==> inputs of run K <==
## acc_cpu
module acc_cpu(
	input clk,
	input rst,
	output [7:0] imem_addr,
	input [15:0] imem_rdata,
	output reg dmem_req,
	output reg dmem_we,
	output reg [7:0] dmem_addr,
	output [7:0] dmem_wdata,
	input dmem_ack,
	input [7:0] dmem_rdata,
	input [7:0] in_data,
	input in_valid,
	output in_ready,
	output [7:0] out_data,
	output out_valid,
	input out_ready,
	output halted,
	output [7:0] acc,
	output flag_c,
	output flag_z,
	output flag_v
);
parameter S_F0 = 4'd0;    
parameter S_F1 = 4'd1;    
parameter S_DEC = 4'd2;   
parameter S_IND = 4'd3;   
parameter S_MEM = 4'd4;   
parameter S_EX = 4'd5;    
parameter S_ST = 4'd6;    
parameter S_MUL = 4'd7;   
parameter S_DIV = 4'd8;   
parameter S_DIVW = 4'd9;  
parameter S_IN = 4'd10;   
parameter S_OUT = 4'd11;  
parameter S_NX = 4'd12;   
parameter S_HLT = 4'd13;  
reg [3:0] state;
reg [7:0] pc, npc;
reg [15:0] ir;
reg [7:0] ACC;
reg C, Z, V;
reg [7:0] mdata;
reg [7:0] JSRaddrReg;
reg [7:0] InteruptAdrReg;
reg [3:0] HVPIReg;
reg [7:0] MULreg, MULreg2;
reg [7:0] DIVreg;
reg ev_ov, ev_bi, ev_ba;
wire [4:0] op = ir[15:11];
wire [2:0] mode = ir[10:8];
wire [7:0] imm = ir[7:0];
wire is_alu = (op[4:3] == 2'b00);
wire is_ld = (op == 5'b01000);
wire is_st = (op == 5'b01001);
wire is_shl = (op == 5'b01010);
wire is_shr = (op == 5'b01011);
wire is_in = (op == 5'b01100);
wire is_out = (op == 5'b01101);
wire is_hlt = (op == 5'b01110);
wire is_hv = (op == 5'b01111);
wire is_mul = (op == 5'b11000);
wire is_div = (op == 5'b11001);
wire is_br = (op == 5'b11010);
wire is_bz = (op == 5'b11011);
wire is_jsr = (op == 5'b11100);
wire is_rts = (op == 5'b11101);
wire is_rti = (op == 5'b11110);
wire is_bad = (op[4:3] == 2'b10) || (op == 5'b11111);
wire bad_mode = (is_alu || is_ld) && (mode > 3'd2);
reg [7:0] alu_b;
reg [2:0] alu_ctl;
wire [7:0] alu_out;
wire alu_c, alu_v, alu_z;
n_bit_alu ALU(ACC, alu_b, alu_ctl, alu_out, alu_c, alu_v, alu_z);
always @(*) begin
	alu_b = (mode == 3'd0) ? imm : mdata;
	alu_ctl = op[2:0];
	if (state == S_MUL) begin
		alu_b = MULreg2;
		alu_ctl = 3'b000;
	end else if (state == S_DIV) begin
		alu_b = imm;
		alu_ctl = 3'b001;
	end
end
wire ovf_en = (HVPIReg == 4'b0000) || HVPIReg[0];
wire bi_en = (HVPIReg == 4'b0000) || HVPIReg[1];
wire ba_en = (HVPIReg == 4'b0000) || HVPIReg[2];
assign imem_addr = pc;
  ...
export LEC_CHECK = 0
export CAP_MARGIN = 5
export CELL_PAD_IN_SITES_GLOBAL_PLACEMENT = 1
export CORE_ASPECT_RATIO = 1.15
export CORE_MARGIN = 6
export CORE_UTILIZATION = 31
export CTS_CLUSTER_DIAMETER = 365
export CTS_CLUSTER_SIZE = 56
export GPL_ROUTABILITY_DRIVEN = 1
export MAX_ROUTING_LAYER = met4
export MIN_ROUTING_LAYER = met2
export PLACE_DENSITY_LB_ADDON = 0.2
export SETUP_SLACK_MARGIN = -0.53
export SLEW_MARGIN = 20
export TNS_END_PERCENT = 5
create_clock -name core_clock -period 8.47 [get_ports {clk}]
run.sh (not shown) runs the stock make flow with config.mk's settings and CLKGATE_MAP_FILE=.
==> run R: changes against run K <==
==> flow/config.mk (replaced) <==
export PLATFORM = sky130hd
export DESIGN_NAME = acc_cpu
export DESIGN_NICKNAME = acc_cpu
export VERILOG_FILES = /design/flow/design.v
export SDC_FILE = /design/flow/constraint.sdc
export NUM_CORES = 4
export LEC_CHECK = 0
export CAP_MARGIN = 20
export CORE_MARGIN = 2
export CORE_UTILIZATION = 40
export PLACE_DENSITY = 0.6
export SLEW_MARGIN = 20
==> flow/constraint.sdc (replaced) <==
create_clock -name core_clock -period 3.78 [get_ports {clk}]
set_input_delay 0.7560 -clock core_clock [delete_from_list [all_inputs] [get_ports {clk}]]
set_output_delay 0.7560 -clock core_clock [all_outputs]
set_load 0.01 [all_outputs]
==> comparison table <==
Result of the run: run K finished with violations; run R finished with violations
Violated checks: run K DRC; run R setup timing
Comb pwr share: run K 0.120; run R 0.134
Via count of the first global-routing pass: run K 9935; run R 6611
Global-route track usage on met2: run K 0.356; run R 0.397
Power, Total: run K 0.00151 W; run R 0.00351 W
Transition time at the pin with the least slew margin: run K 1.12 ns; run R 1.08 ns
Signal buffers share of area: run K 0.102; run R 0.150
Cell area power density: run K 172 nW/um^2; run R 373 nW/um^2
Cell count along the critical path: run K 16; run R 20
Setup repair after global routing missed its margin: run K false; run R true
Clock group total power: run K 0.000719 W; run R 0.00168 W
Most common cell on crit path: run K fa_1; run R fa_2
R2R setup slack: run K 2.18 ns; run R -1.01 ns
Placed cell count: run K 1228; run R 1198
Cts repair resizes: run K 0; run R 13
Minimum setup slack in the final design: run K 2.18 ns; run R -1.01 ns
Power share of the sequential group: run K 0.405; run R 0.388
Initial cell density of the core: run K 0.317; run R 0.411
Post-CTS setup buffer count: run K 0; run R 7
Hold_ws: run K 0.456 ns; run R 0.457 ns

* * *

==> trial 20: inputs <==
==> flow/design.v <==
`timescale 1ns / 1ps
module mux_2x1_rtl(in_0, in_1, select, out);
	input	select;
	input in_0; 
	input in_1;
	output out;
	assign out = (in_0 && ~select) || (in_1 && select);
endmodule
`timescale 1ns / 1ps
module mux_4x1_behavioral(in_0, in_1, in_2, in_3, select, out);
	input in_0;
	input in_1;
	input in_2;
	input in_3;
	input [1:0] select;
	output out;
	reg out;
	always@(select, in_0, in_1, in_2, in_3)
	begin
		case(select)
			2'b00: out = in_0;
			2'b01: out = in_1;
			2'b10: out = in_2;
			2'b11: out = in_3;
		endcase
	end
endmodule
`timescale 1ns / 1ps
module bfa_gl(in_0, in_1, carry_in, result, carry_out);
	input in_0, in_1, carry_in;
	output result, carry_out;
	wire w_xor, w_and_0, w_and_1;
	xor X0(w_xor, in_0, in_1);
	xor X1(result, w_xor, carry_in);
	and A0(w_and_0, w_xor, carry_in);
	and A1(w_and_1, in_0, in_1);
	or O1(carry_out, w_and_0, w_and_1);
endmodule
`timescale 1ns / 1ps
module alu_bitslice(in_a, in_b, in_carry, in_control, out_carry, out_result);
	input in_a, in_b, in_carry;
	input [2:0] in_control;
	wire w_xor_b_c0, w_invert_a, w_and_a_b, w_or_a_b, w_sum, w_2x1;
	output out_result;
	output out_carry;
	xor (w_xor_b_c0, in_b, in_control[0]);
	or  (w_or_a_b, in_a, w_xor_b_c0);
	and (w_and_a_b, in_a, w_xor_b_c0);
	not (w_invert_a, in_a);
	bfa_gl bfa (in_a, w_xor_b_c0, in_carry, w_sum, out_carry);
	mux_2x1_rtl mux_2x1 (w_invert_a, w_xor_b_c0, in_control[0], w_2x1);
	mux_4x1_behavioral mux_4x1 (w_sum, w_or_a_b, w_and_a_b, w_2x1, in_control[2:1], out_result);
endmodule
`timescale 1ns / 1ps
module n_bit_alu(a_in, b_in, control_in, sum_out, carry_out, overflow_out, zero_out);
	parameter n = 8;
	input [7:0] a_in;
	input [7:0] b_in;
	input [2:0] control_in;
	output [7:0] sum_out; 
	output carry_out, overflow_out, zero_out;
	wire [8:0] carry;
	wire is_zero_out;
	and is_zero(is_zero_out, ~sum_out[0], ~sum_out[1], ~sum_out[2], ~sum_out[3], ~sum_out[4], ~sum_out[5], ~sum_out[6], ~sum_out[7]);
	genvar i;
	assign carry_out = carry[n];
	assign overflow_out = carry[n - 1] ^ carry[n];
	assign zero_out = is_zero_out;
	assign carry[0] = control_in[0];
	alu_bitslice adder(a_in[0], b_in[0], carry[0], control_in, carry[1], sum_out[0]); 
	generate 
		for (i = 1; i < n; i = i + 1)
			begin: aluBitGen
				alu_bitslice adder(a_in[i], b_in[i], carry[i], control_in, carry[i+1], sum_out[i]);
			end
	endgenerate
endmodule
`timescale 1ns / 1ps
module acc_cpu(
	input clk,
	input rst,
	output [7:0] imem_addr,
	input [15:0] imem_rdata,
	output reg dmem_req,
	output reg dmem_we,
	output reg [7:0] dmem_addr,
	output [7:0] dmem_wdata,
	input dmem_ack,
	input [7:0] dmem_rdata,
	input [7:0] in_data,
	input in_valid,
	output in_ready,
	output [7:0] out_data,
	output out_valid,
	input out_ready,
	output halted,
	output [7:0] acc,
	output flag_c,
	output flag_z,
	output flag_v
);
parameter S_F0 = 4'd0;    
parameter S_F1 = 4'd1;    
parameter S_DEC = 4'd2;   
parameter S_IND = 4'd3;   
parameter S_MEM = 4'd4;   
parameter S_EX = 4'd5;    
parameter S_ST = 4'd6;    
parameter S_MUL = 4'd7;   
parameter S_DIV = 4'd8;   
parameter S_DIVW = 4'd9;  
parameter S_IN = 4'd10;   
parameter S_OUT = 4'd11;  
parameter S_NX = 4'd12;   
parameter S_HLT = 4'd13;  
reg [3:0] state;
reg [7:0] pc, npc;
reg [15:0] ir;
reg [7:0] ACC;
reg C, Z, V;
reg [7:0] mdata;
reg [7:0] JSRaddrReg;
reg [7:0] InteruptAdrReg;
reg [3:0] HVPIReg;
reg [7:0] MULreg, MULreg2;
reg [7:0] DIVreg;
reg ev_ov, ev_bi, ev_ba;
wire [4:0] op = ir[15:11];
wire [2:0] mode = ir[10:8];
wire [7:0] imm = ir[7:0];
wire is_alu = (op[4:3] == 2'b00);
wire is_ld = (op == 5'b01000);
wire is_st = (op == 5'b01001);
wire is_shl = (op == 5'b01010);
wire is_shr = (op == 5'b01011);
wire is_in = (op == 5'b01100);
wire is_out = (op == 5'b01101);
wire is_hlt = (op == 5'b01110);
wire is_hv = (op == 5'b01111);
wire is_mul = (op == 5'b11000);
wire is_div = (op == 5'b11001);
wire is_br = (op == 5'b11010);
wire is_bz = (op == 5'b11011);
wire is_jsr = (op == 5'b11100);
wire is_rts = (op == 5'b11101);
wire is_rti = (op == 5'b11110);
wire is_bad = (op[4:3] == 2'b10) || (op == 5'b11111);
wire bad_mode = (is_alu || is_ld) && (mode > 3'd2);
reg [7:0] alu_b;
reg [2:0] alu_ctl;
wire [7:0] alu_out;
wire alu_c, alu_v, alu_z;
n_bit_alu ALU(ACC, alu_b, alu_ctl, alu_out, alu_c, alu_v, alu_z);
always @(*) begin
	alu_b = (mode == 3'd0) ? imm : mdata;
	alu_ctl = op[2:0];
	if (state == S_MUL) begin
		alu_b = MULreg2;
		alu_ctl = 3'b000;
	end else if (state == S_DIV) begin
		alu_b = imm;
		alu_ctl = 3'b001;
	end
end
wire ovf_en = (HVPIReg == 4'b0000) || HVPIReg[0];
wire bi_en = (HVPIReg == 4'b0000) || HVPIReg[1];
wire ba_en = (HVPIReg == 4'b0000) || HVPIReg[2];
assign imem_addr = pc;
assign dmem_wdata = ACC;
assign in_ready = (state == S_IN);
assign out_valid = (state == S_OUT);
assign out_data = ACC;
assign halted = (state == S_HLT);
assign acc = ACC;
assign flag_c = C;
assign flag_z = Z;
assign flag_v = V;
always @(posedge clk) begin
	if (rst) begin
		state <= S_F0;
		pc <= 8'd0;
		npc <= 8'd0;
		ir <= 16'd0;
		ACC <= 8'd0;
		C <= 1'b0;
		Z <= 1'b0;
		V <= 1'b0;
		mdata <= 8'd0;
		JSRaddrReg <= 8'd0;
		InteruptAdrReg <= 8'd0;
		HVPIReg <= 4'd0;
		MULreg <= 8'd0;
		MULreg2 <= 8'd0;
		DIVreg <= 8'd0;
		ev_ov <= 1'b0;
		ev_bi <= 1'b0;
		ev_ba <= 1'b0;
		dmem_req <= 1'b0;
		dmem_we <= 1'b0;
		dmem_addr <= 8'd0;
	end else begin
		case (state)
		S_F0: begin
			ev_ov <= 1'b0;
			ev_bi <= 1'b0;
			ev_ba <= 1'b0;
			state <= S_F1;
		end
		S_F1: begin
			ir <= imem_rdata;
			state <= S_DEC;
		end
		S_DEC: begin
			npc <= pc + 8'd1;
			if (bad_mode) begin
				ev_ba <= 1'b1;
				state <= S_NX;
			end else if (is_bad) begin
				ev_bi <= 1'b1;
				state <= S_NX;
			end else if ((is_alu || is_ld) && mode == 3'd1) begin
				dmem_req <= 1'b1;
				dmem_we <= 1'b0;
				dmem_addr <= imm;
				state <= S_MEM;
			end else if ((is_alu || is_ld) && mode == 3'd2) begin
				dmem_req <= 1'b1;
				dmem_we <= 1'b0;
				dmem_addr <= imm;
				state <= S_IND;
			end else if (is_alu || is_ld) begin
				state <= S_EX;
			end else if (is_st) begin
				dmem_req <= 1'b1;
				dmem_we <= 1'b1;
				dmem_addr <= imm;
				state <= S_ST;
			end else if (is_mul) begin
				MULreg <= imm;
				MULreg2 <= ACC;
				state <= S_MUL;
			end else if (is_div) begin
				if (imm == 8'd0) begin
					ACC <= 8'hff;
					state <= S_NX;
				end else begin
					DIVreg <= 8'd0;
					state <= S_DIV;
				end
			end else if (is_in) begin
				state <= S_IN;
			end else if (is_out) begin
				state <= S_OUT;
			end else if (is_hlt) begin
				state <= S_HLT;
			end else begin
				if (is_shl) ACC <= {ACC[6:0], 1'b0};
				if (is_shr) ACC <= {1'b0, ACC[7:1]};
				if (is_hv) HVPIReg <= imm[3:0];
				if (is_br || (is_bz && Z)) npc <= imm;
				if (is_jsr) begin
					JSRaddrReg <= pc + 8'd1;
					npc <= imm;
				end
				if (is_rts) npc <= JSRaddrReg;
				if (is_rti) npc <= InteruptAdrReg;
				state <= S_NX;
			end
		end
		S_IND: begin
			if (dmem_ack) begin
				dmem_req <= 1'b0;
				dmem_addr <= dmem_rdata;
				state <= S_MEM;
			end else if (!dmem_req) begin
				dmem_req <= 1'b1;
			end
		end
		S_MEM: begin
			if (dmem_ack) begin
				dmem_req <= 1'b0;
				mdata <= dmem_rdata;
				state <= S_EX;
			end else begin
				dmem_req <= 1'b1;
			end
		end
		S_EX: begin
			if (is_ld) begin
				ACC <= (mode == 3'd0) ? imm : mdata;
			end else begin
				ACC <= alu_out;
				C <= alu_c;
				Z <= alu_z;
				V <= alu_v;
				ev_ov <= alu_v;
			end
			state <= S_NX;
		end
		S_ST: begin
			if (dmem_ack) begin
				dmem_req <= 1'b0;
				dmem_we <= 1'b0;
				state <= S_NX;
			end
		end
		S_MUL: begin
			ACC <= alu_out;
			MULreg <= MULreg - 8'd1;
			if (MULreg == 8'd2) state <= S_NX;
		end
		S_DIV: begin
			if (alu_c) begin
				ACC <= alu_out;
				DIVreg <= DIVreg + 8'd1;
			end else begin
				state <= S_DIVW;
			end
		end
		S_DIVW: begin
			ACC <= DIVreg;
			state <= S_NX;
		end
		S_IN: begin
			if (in_valid) begin
				ACC <= in_data;
				state <= S_NX;
			end
		end
		S_OUT: begin
			if (out_ready) state <= S_NX;
		end
		S_NX: begin
			if (ev_ov && ovf_en) begin
				InteruptAdrReg <= npc;
				pc <= 8'd100;
			end else if (ev_bi && bi_en) begin
				InteruptAdrReg <= npc;
				pc <= 8'd110;
			end else if (ev_ba && ba_en) begin
				InteruptAdrReg <= npc;
				pc <= 8'd120;
			end else begin
				pc <= npc;
			end
			state <= S_F0;
		end
		S_HLT: begin
		end
		default: state <= S_F0;
		endcase
	end
end
endmodule
==> flow/run.sh <==
#!/bin/bash
# the make line also repeats each setting of config.mk as NAME=value (left out here)
make -C /OpenROAD-flow-scripts/flow DESIGN_CONFIG=/design/flow/config.mk WORK_HOME=/design/flow/orfs CLKGATE_MAP_FILE= finish
==> flow/config.mk <==
export PLATFORM = sky130hd
export DESIGN_NAME = acc_cpu
export DESIGN_NICKNAME = acc_cpu
export VERILOG_FILES = /design/flow/design.v
export SDC_FILE = /design/flow/constraint.sdc
export NUM_CORES = 4
export LEC_CHECK = 0
export CAP_MARGIN = 20
export CORE_MARGIN = 2
export CORE_UTILIZATION = 64
export SETUP_SLACK_MARGIN = 0.84
export SLEW_MARGIN = 20
==> flow/constraint.sdc <==
create_clock -name core_clock -period 4.63 [get_ports {clk}]
set_input_delay 0.9260 -clock core_clock [delete_from_list [all_inputs] [get_ports {clk}]]
set_output_delay 0.9260 -clock core_clock [all_outputs]
set_load 0.01 [all_outputs]
==> build 86: changes against trial 20 <==
- ABC_AREA: not set -> 0
- CORE_ASPECT_RATIO: not set -> 1.86
- CORE_UTILIZATION: 64 -> 40
- CTS_CLUSTER_DIAMETER: not set -> 387
- CTS_CLUSTER_SIZE: not set -> 100
- HOLD_SLACK_MARGIN: not set -> -0.03
- SETUP_SLACK_MARGIN: 0.84 -> not set
- TNS_END_PERCENT: not set -> 15
==> flow/constraint.sdc (replaced) <==
create_clock -name core_clock -period 7.0 [get_ports {clk}]
set_input_delay 1.4000 -clock core_clock [delete_from_list [all_inputs] [get_ports {clk}]]
set_output_delay 1.4000 -clock core_clock [all_outputs]
set_load 0.01 [all_outputs]
==> trial 65: changes against trial 20 <==
- CORE_UTILIZATION: 64 -> 72
- PLACE_DENSITY: not set -> 0.79
- SETUP_SLACK_MARGIN: 0.84 -> not set
==> flow/constraint.sdc (replaced) <==
create_clock -name core_clock -period 4.84 [get_ports {clk}]
set_input_delay 0.9680 -clock core_clock [delete_from_list [all_inputs] [get_ports {clk}]]
set_output_delay 0.9680 -clock core_clock [all_outputs]
set_load 0.01 [all_outputs]
==> build 39: changes against trial 20 <==
- ABC_AREA: not set -> 1
- CAP_MARGIN: 20 -> 40
- CORE_ASPECT_RATIO: not set -> 1.4
- CORE_UTILIZATION: 64 -> 72
- CTS_CLUSTER_DIAMETER: not set -> 374
- CTS_CLUSTER_SIZE: not set -> 93
- PLACE_DENSITY: not set -> 0.6
- SETUP_SLACK_MARGIN: 0.84 -> not set
==> flow/constraint.sdc (replaced) <==
create_clock -name core_clock -period 2.41 [get_ports {clk}]
set_input_delay 0.4820 -clock core_clock [delete_from_list [all_inputs] [get_ports {clk}]]
set_output_delay 0.4820 -clock core_clock [all_outputs]
set_load 0.01 [all_outputs]
==> notes <==
- Between trial 20 and trial 65, the lower wire length is in trial 20 (gap about 11%, measured against trial 65).
- Of build 86 and trial 65, build 86 has the higher register-to-register slack (gap 0.90 ns).
- In build 39 the area after synthesis is lower than in build 86, by 3.7%.
- Fmax: build 86 is lower than trial 20 (21%).
- The lowest setup slack belongs to trial 20, the highest to build 86.
- Against trial 65, the die area of trial 20 is larger by 12%.
- Against trial 65, the power of trial 20 is larger by about 7%.
- Between trial 65 and trial 20, the lower global-route usage is in trial 20 (gap 8.9 points).
- Final cell count: build 86 > trial 20 > trial 65.
- Build 39 failed in clock tree synthesis (DPL-0033). Build 86 passed the timing, DRC and antenna checks. Trial 20 finished with setup timing left. Trial 65 completed, yet does not pass: setup timing.
==> figures <==
| metric | trial 65 | trial 20 | build 86 | build 39 |
|---|---|---|---|---|
| Core outline area | 10200 um^2 | 11400 um^2 | 18400 um^2 | 9790 um^2 |
| Result of the run | failed layout checks | failed layout checks | no timing/DRC/antenna violations | stopped before the end |
| Failing step | - | - | - | clock tree synthesis |
| Layout check failures | setup timing | setup timing | - | - |
| Largest fanout on the critical path | 8 | 8 | 16 | - |
| Kind of path behind the tightest hold check | reg2reg | reg2reg | reg2reg | - |
| Combinational group power | 0.357 mW | 0.366 mW | 0.218 mW | - |
| Clock sink total | 122 | 122 | 122 | - |
| Power in the clock group | 1.24 mW | 1.37 mW | 0.948 mW | - |
| Die W | 106 um | 112 um | 104 um | 88.3 um |
| Quantity of hold-fixing buffers added after cts | 0 | 0 | 0 | - |
| Highest-power group | clock | clock | clock | - |
| RSZ-0062 raised after global routing | yes | yes | no | - |
| Final design instance area without fill | 8950 um^2 | 9070 um^2 | 8860 um^2 | - |
| Sequential cell area | 2450 um^2 | 2450 um^2 | 2440 um^2 | - |
| End of the critical path | DIVreg[5] | ACC[1] | ACC[7] | - |
| Area of the mapped netlist | 7430 um^2 | 7430 um^2 | 7430 um^2 | 7160 um^2 |
| Sequential share of the synthesized area | 32.9% | 32.9% | 32.9% | 34.1% |
| FF-to-FF Start | ir[8] | ir[8] | ir[8] | - |
| Fin crit share | 101% | 105% | 87.5% | - |
| Final weighted congestion of routability-driven global placement | 1.01 | 0.979 | 0.908 | 1.06 |
| Peak ir drop on the vdd network | 0.334 mV | 0.293 mV | 0.136 mV | - |
Power and IR drop assume default switching activity.
